==> wip/onyx: inputs <==
==> flow/design.v (excerpt) <==
module FAdd(
    input rst,
    input clk,
    input  [31:0]               a,
    input  [31:0]               b,
    output reg [31:0]           c,
    output reg [2:0]           state
);
make LEC_CHECK=0 ABC_AREA=0 CAP_MARGIN=20 CORE_MARGIN=2 CORE_UTILIZATION=68 CTS_CLUSTER_DIAMETER=355 CTS_CLUSTER_SIZE=98 PLACE_DENSITY=0.42 SLEW_MARGIN=20 finish   # period 3.35 ns
run.sh (not shown) runs the stock make flow with config.mk's settings and CLKGATE_MAP_FILE=.
==> wip/harbor: changes against wip/onyx <==
Settings changed: ABC_AREA 0 to not set, CORE_UTILIZATION 68 to 72, CTS_CLUSTER_DIAMETER 355 to not set, CTS_CLUSTER_SIZE 98 to 14, PLACE_DENSITY 0.42 to not set, SETUP_SLACK_MARGIN set to -0.4.
==> flow/constraint.sdc (replaced) <==
create_clock -name core_clock -period 4.16 [get_ports {clk}]
set_input_delay 0.8320 -clock core_clock [delete_from_list [all_inputs] [get_ports {clk}]]
set_output_delay 0.8320 -clock core_clock [all_outputs]
set_load 0.01 [all_outputs]
==> notes <==
Cell count: wip/harbor is smaller than wip/onyx (8.6%). Via count: wip/onyx is larger than wip/harbor (10%). Against wip/onyx, the clock skew of wip/harbor is lower by 0.00092 ns. Between wip/onyx and wip/harbor, the lower final area is in wip/harbor (gap about 13%, measured against wip/harbor). Against wip/onyx, the sequential power of wip/harbor is smaller by 19%. wip/harbor completed, yet does not pass: negative setup slack. wip/onyx completed and failed the layout checks on negative setup slack. Worst setup slack: wip/onyx is lower than wip/harbor (0.38 ns).
==> figures <==
Run status: wip/onyx failed layout checks; wip/harbor failed layout checks
Reasons for failing layout checks: wip/onyx negative setup slack; wip/harbor negative setup slack
Top fanout value on the critical path: wip/onyx 12; wip/harbor 15
Crit path buffers/inverters: wip/onyx 5; wip/harbor 3
Capturing point of the worst reg2reg path: wip/onyx c_add[11]; wip/harbor c_add[4]
Clock buffers: wip/onyx 17; wip/harbor 18
Die Height: wip/onyx 142 um; wip/harbor 139 um
FF-to-FF Start: wip/onyx a_add[2]; wip/harbor a_add[5]
Number of tap cells added at floorplan: wip/onyx 234; wip/harbor 229
Worst hold-check slack: wip/onyx 0.666 ns; wip/harbor 0.593 ns
Horizontal die dimension: wip/onyx 142 um; wip/harbor 139 um
Worst relative slew slack: wip/onyx 0.206; wip/harbor 0.157
Met2 Routed Length: wip/onyx 22.2 mm; wip/harbor 20.3 mm
Standard cell core area: wip/onyx 18800 um^2; wip/harbor 17800 um^2
Slowest Stage Delay on Critical Path: wip/onyx 0.56 ns; wip/harbor 0.60 ns

==> ember <==
==> flow/design.v <==
module FAdd(
    input rst,
    input clk,
    input  [31:0]               a,
    input  [31:0]               b,
    output reg [31:0]           c,
    output reg [2:0]           state
);
    parameter NAN = 32'b01111111100000000000000000000001;  
    parameter ZERO = 32'b0;  
    wire a_s = a[31];
    wire b_s = b[31];
    wire [7:0] a_e = a[30:23];
    wire [7:0] b_e = b[30:23];
    wire [22:0] a_m = a[22:0];
    wire [22:0] b_m = b[22:0];
    wire a_e_max = a_e == 8'b11111111;
    wire b_e_max = b_e == 8'b11111111;
    wire a_e_min = a_e == 8'b0;
    wire b_e_min = b_e == 8'b0;
    wire a_m_min = a_m == 23'b0;
    wire b_m_min = b_m == 23'b0;
    wire a_inf = a_e_max & a_m_min;
    wire b_inf = b_e_max & b_m_min;
    wire a_nan = a_e_max & ~a_m_min;
    wire b_nan = b_e_max & ~b_m_min;
    wire a_zero = a_e_min & a_m_min;
    wire b_zero = b_e_min & b_m_min;
    wire a_denorm = a_e_min & ~a_m_min;
    wire b_denorm = b_e_min & ~b_m_min;
    wire inverse = (a_s ^ b_s) & (a_e == b_e) & (a_m == b_m);
    wire special_case = a_nan | b_nan | a_inf | b_inf | a_zero | b_zero | inverse;
    wire [31:0] special_output = (a_nan | b_nan) ? NAN :
    a_inf ? ((b_inf & (a_s ^ b_s)) ? NAN : a) :
    b_inf ? b :
    a_zero ? ((b_zero & (a_s ^ b_s) ? ZERO : b)) :
    b_zero ? a :
    inverse ? ZERO : 32'hffffffff;
    reg a_sign;
    reg b_sign;
    reg [26:0] a_add;
    reg [26:0] b_add;
    reg [7:0] a_exp;
    reg [7:0] b_exp;
    parameter READ = 3'd0,
    ALIGN = 3'd1,
    ADD = 3'd2,
    NORM = 3'd3,
    DENORM = 3'd4,
    ROUND = 3'd5,
    PACK = 3'd6,
    OUTPUT = 3'd7;
    reg c_sign;
    reg[27:0] c_add;
    reg[7:0] c_exp;
always @(posedge clk) begin
if (!rst) begin
    state <= READ;
end
else begin
case (state)
READ: begin
    a_sign <= a_s;
    b_sign <= b_s;
    a_add <= {~a_denorm, a_m, 3'b0};
    b_add <= {~b_denorm, b_m, 3'b0};
    a_exp <= a_denorm ? 8'b1 : a_e;
    b_exp <= b_denorm ? 8'b1 : b_e;
    c <= special_output;
    state <= special_case ? OUTPUT : ALIGN;
end
ALIGN: begin
    if (a_exp > b_exp) begin
        b_exp <= b_exp + 1;
        b_add <= b_add >> 1;
        b_add[0] <= b_add[0] | b_add[1];  
    end else if (a_exp < b_exp) begin
        a_exp <= a_exp + 1;
        a_add <= a_add >> 1;
        a_add[0] <= a_add[0] | a_add[1];
    end else begin
        state <= ADD;
    end
end
ADD: begin
    c_exp <= a_exp;
    if (a_sign == b_sign) begin
        c_add <= a_add + b_add;
        c_sign <= a_sign;
    end else if (a_add > b_add) begin
        c_add <= a_add - b_add;
        c_sign <= a_sign;
    end else begin
        c_add <= b_add - a_add;
        c_sign <= b_sign;
    end
    state <= NORM;
end
NORM: begin
    if (c_add[27]) begin  
        c_exp <= c_exp + 1;
        c_add <= c_add >> 1;
        c_add[0] <= c_add[0] | c_add[1];
    end else if (~c_add[26] & c_exp != 8'b0) begin  
        c_exp <= c_exp - 1;
        c_add <= c_add << 1;
    end else begin
        state <= DENORM;
    end
end
DENORM: begin
    if (c_exp == 8'b0) begin  
        c_exp <= c_exp + 1;
        c_add <= c_add >> 1;
        c_add[0] <= c_add[0] | c_add[1];
    end
    state <= ROUND;
end
ROUND: begin
    if (c_add[2] & (c_add[1] | c_add[0] | c_add[3])) begin
        c_add <= c_add + 4'b1000;
    end
    state <= PACK;
end
PACK: begin
    c[31] <= c_sign;
    c[22:0] <= c_add[25:3];
    if (c_exp == 8'b11111111) begin  
        c[30:0] <= {8'b11111111, 23'b0};
    end else if (c_add[27]) begin  
        c[30:23] <= c_exp + 1;
    end else if (~c_add[26]) begin  
        c[30:23] <= c_exp - 1;
    end else begin
        c[30:23] <= c_exp;
    end
    state <= OUTPUT;
end
OUTPUT: begin
end
endcase
end
end
endmodule
==> flow/run.sh <==
#!/bin/bash
# the make line also repeats each setting of config.mk as NAME=value (left out here)
make -C /OpenROAD-flow-scripts/flow DESIGN_CONFIG=/design/flow/config.mk WORK_HOME=/design/flow/orfs CLKGATE_MAP_FILE= finish
==> flow/config.mk <==
export PLATFORM = sky130hd
export DESIGN_NAME = FAdd
export DESIGN_NICKNAME = FAdd
export VERILOG_FILES = /design/flow/design.v
export SDC_FILE = /design/flow/constraint.sdc
export NUM_CORES = 4
export LEC_CHECK = 0
export CAP_MARGIN = 20
export CORE_MARGIN = 2
export CORE_UTILIZATION = 40
export CTS_CLUSTER_DIAMETER = 398
export CTS_CLUSTER_SIZE = 99
export SLEW_MARGIN = 20
export TNS_END_PERCENT = 15
==> flow/constraint.sdc <==
create_clock -name core_clock -period 10.0 [get_ports {clk}]
set_input_delay 2.0000 -clock core_clock [delete_from_list [all_inputs] [get_ports {clk}]]
set_output_delay 2.0000 -clock core_clock [all_outputs]
set_load 0.01 [all_outputs]
==> quartz: changes against ember <==
--- a/flow/config.mk
+++ b/flow/config.mk
@@ -8,7 +8,6 @@
 export CAP_MARGIN = 20
 export CORE_MARGIN = 2
-export CORE_UTILIZATION = 40
-export CTS_CLUSTER_DIAMETER = 398
-export CTS_CLUSTER_SIZE = 99
+export CORE_UTILIZATION = 72
+export CTS_CLUSTER_SIZE = 14
+export SETUP_SLACK_MARGIN = -0.42
 export SLEW_MARGIN = 20
-export TNS_END_PERCENT = 15
==> flow/constraint.sdc (replaced) <==
create_clock -name core_clock -period 4.16 [get_ports {clk}]
set_input_delay 0.8320 -clock core_clock [delete_from_list [all_inputs] [get_ports {clk}]]
set_output_delay 0.8320 -clock core_clock [all_outputs]
set_load 0.01 [all_outputs]
==> comparison table <==
Result of the run: quartz finished with violations; ember timing/DRC/antenna clean
Reasons for failing layout checks: quartz negative setup slack; ember -
End of the worst register-to-register path: quartz c_add[4]; ember c_add[8]
Worst clock skew: quartz 0.01058 ns; ember 0.01461 ns
Worst setup path startpoint: quartz a_add[5]; ember b[17]
Post-route worst setup slack: quartz -0.07496 ns; ember 4.733 ns
Drt pass-1 iters: quartz 12; ember 9
Seq power: quartz 2.19 mW; ember 910 uW
Average wire per standard cell: quartz 25.11 um; ember 23.89 um
Initial antenna violation count: quartz 0; ember 2
Via count of the first global-routing pass: quartz 13140; ember 11860
Die area: quartz 19200 um2; ember 34050 um2
Vias: quartz 13830; ember 12640
Standard cell area after detailed placement: quartz 14450 um2; ember 14370 um2
Wire length of the first global-routing pass: quartz 72.14 mm; ember 73.17 mm
Detailed route wirelength on metal2: quartz 20.25 mm; ember 22.01 mm
Final weighted congestion in routability-driven placement: quartz 1.099; ember 1.030
Fill cell total of the finished layout: quartz 1055; ember 3138
Peak per-stage delay on the critical path: quartz 0.60 ns; ember 0.82 ns
Clk ins delay skew pair: quartz 0.44 ns; ember 0.47 ns
Total number of cells along the worst setup path: quartz 12; ember 8
GR met3 Demand/Resource: quartz 0.1098; ember 0.03912
Count of plain and timing-repair buffers: quartz 156; ember 113
Portion of total power attributed to combinational logic: quartz 0.487; ember 0.465
Global-route met2 utilization: quartz 0.7322; ember 0.4525
Width of the die: quartz 138.6 um; ember 184.5 um
Number of cell rows: quartz 49; ember 66
No activity file was given, so power comes from the tool's default toggle rates.
